v6:
// top_module
module top_module (
    input clk,
    input rst,
    output [18:0] imem_addr,               
    input  [18:0] imem_rdata,              
    output [8:0]  dmem_addr,               
    input  [18:0] dmem_rdata,              
    output [18:0] dmem_wdata,              
    output        dmem_we,                 
    output        halt                     
);
For scale: about 390 flip-flops, about 89 I/O pins.
make LEC_CHECK=0 CAP_MARGIN=20 CORE_MARGIN=2 CORE_UTILIZATION=58 CTS_CLUSTER_SIZE=40 SETUP_SLACK_MARGIN=2.49 SLEW_MARGIN=20 finish   # period 16.5 ns
run.sh (not shown) runs the stock make flow with config.mk's settings and CLKGATE_MAP_FILE=.
The flow for v6 finished, though final verification flagged setup timing.
Input-level comparison between v7 and v6:
- CTS_CLUSTER_SIZE removed (was 40)
- SETUP_SLACK_MARGIN removed (was 2.49)
- CORE_UTILIZATION changed from 58 to 38
- the clock period (ns, I/O delays scaled along) changed from 16.5 to 38.0
## What came out
Delta (v7 minus v6): layout buffering overhead excluding clock cells lost 8.6 points, global-route usage fell by 19 points, number of optimization iterations in the first detailed-route pass decreased by 2 relative to the old numbers.
v7 ended with every stage complete and zero timing, DRC or antenna violations.
NOTE: via count in v7 falls short of that of v6
Compared with v6, in v7 setup slack climbed 22.92 ns, cell area dropped 9.9%, post-route fraction of the period consumed by the critical path dropped 140 points.

* * *

top_module again, from the RTL that the note above started with.
==> flow/config.mk <==
export PLATFORM = sky130hd
export DESIGN_NAME = top_module
export DESIGN_NICKNAME = top_module
export VERILOG_FILES = /design/flow/design.v
export SDC_FILE = /design/flow/constraint.sdc
export NUM_CORES = 4
export LEC_CHECK = 0
export ABC_AREA = 1
export CAP_MARGIN = 20
export CORE_ASPECT_RATIO = 0.81
export CORE_MARGIN = 2
export CORE_UTILIZATION = 58
export GPL_ROUTABILITY_DRIVEN = 1
export MAX_ROUTING_LAYER = met5
export SETUP_SLACK_MARGIN = -0.77
export SLEW_MARGIN = 20
==> flow/constraint.sdc <==
create_clock -name core_clock -period 38.8 [get_ports {clk}]
set_input_delay 7.7600 -clock core_clock [delete_from_list [all_inputs] [get_ports {clk}]]
set_output_delay 7.7600 -clock core_clock [all_outputs]
set_load 0.01 [all_outputs]
Rerun with:
Settings changed: ABC_AREA 1 to default, CORE_ASPECT_RATIO 0.81 to default, CORE_UTILIZATION 58 to 59, GPL_ROUTABILITY_DRIVEN 1 to default, MAX_ROUTING_LAYER met5 to default, SETUP_SLACK_MARGIN -0.77 to default.
Clock period 38.8 ns to 21.2 ns, I/O delays scaled along.
Effect: The new run ran to the end with violations: negative setup slack. First-iteration DRC count climbs by well over a third. Worst setup slack got worse by 18 ns. Maximum frequency drops slightly. Core utilization climbs by 15 points. Flip-flop count stays the same. Cell area climbs by about a fifth. Wire length climbs by about a fifth.
Rerun with:
Settings changed: ABC_AREA from default to 1, CORE_UTILIZATION 59 to 64, CTS_CLUSTER_SIZE from default to 96.
Clock period 21.2 ns to 11.8 ns, I/O delays scaled along.
=>
- This time the run stopped in global routing, error GRT-0232
- synthesized area goes down slightly
- synthesized cell count goes up by about a fifth
- die area goes down by a little under a tenth
Rerun with:
Settings changed: ABC_AREA 1 to default, CORE_UTILIZATION 64 to 53, CTS_CLUSTER_SIZE 96 to default.
Clock period 11.8 ns to 16.5 ns, I/O delays scaled along.
Effect:
- With this change the flow finished but failed the layout checks on negative setup slack
- synthesized area climbs by 0.53%
- die size went up by 21%
- synthesized cell count goes down by 16%
Rerun with:
Settings changed: CORE_UTILIZATION 53 to 40.
Clock period 16.5 ns to 38.5 ns, I/O delays scaled along.
The new run finished clean.
Final area shrinks by about a fifth.
Sequential cell count does not change.
Global-route usage shrinks by 13 points.
Non-clock buffer count fell by 965.
Via count shrinks by roughly a tenth.
Synthesized area does not change.
Wire length came out lower by a few percent.
Fmax shrinks slightly.
Rerun with:
Settings changed: CORE_MARGIN 2 to 3, CORE_UTILIZATION 40 to 53, CTS_CLUSTER_DIAMETER from default to 370, GPL_TIMING_DRIVEN from default to 0, HOLD_SLACK_MARGIN from default to -0.02, MAX_ROUTING_LAYER from default to met5, MIN_ROUTING_LAYER from default to met2, PLACE_DENSITY from default to 0.71, SLEW_MARGIN 20 to 40.
Outcome:
- The changed run failed in global routing (GRT-0116)
- area after synthesis does not change
- die area went down by 23%
- synthesized cell count is unchanged
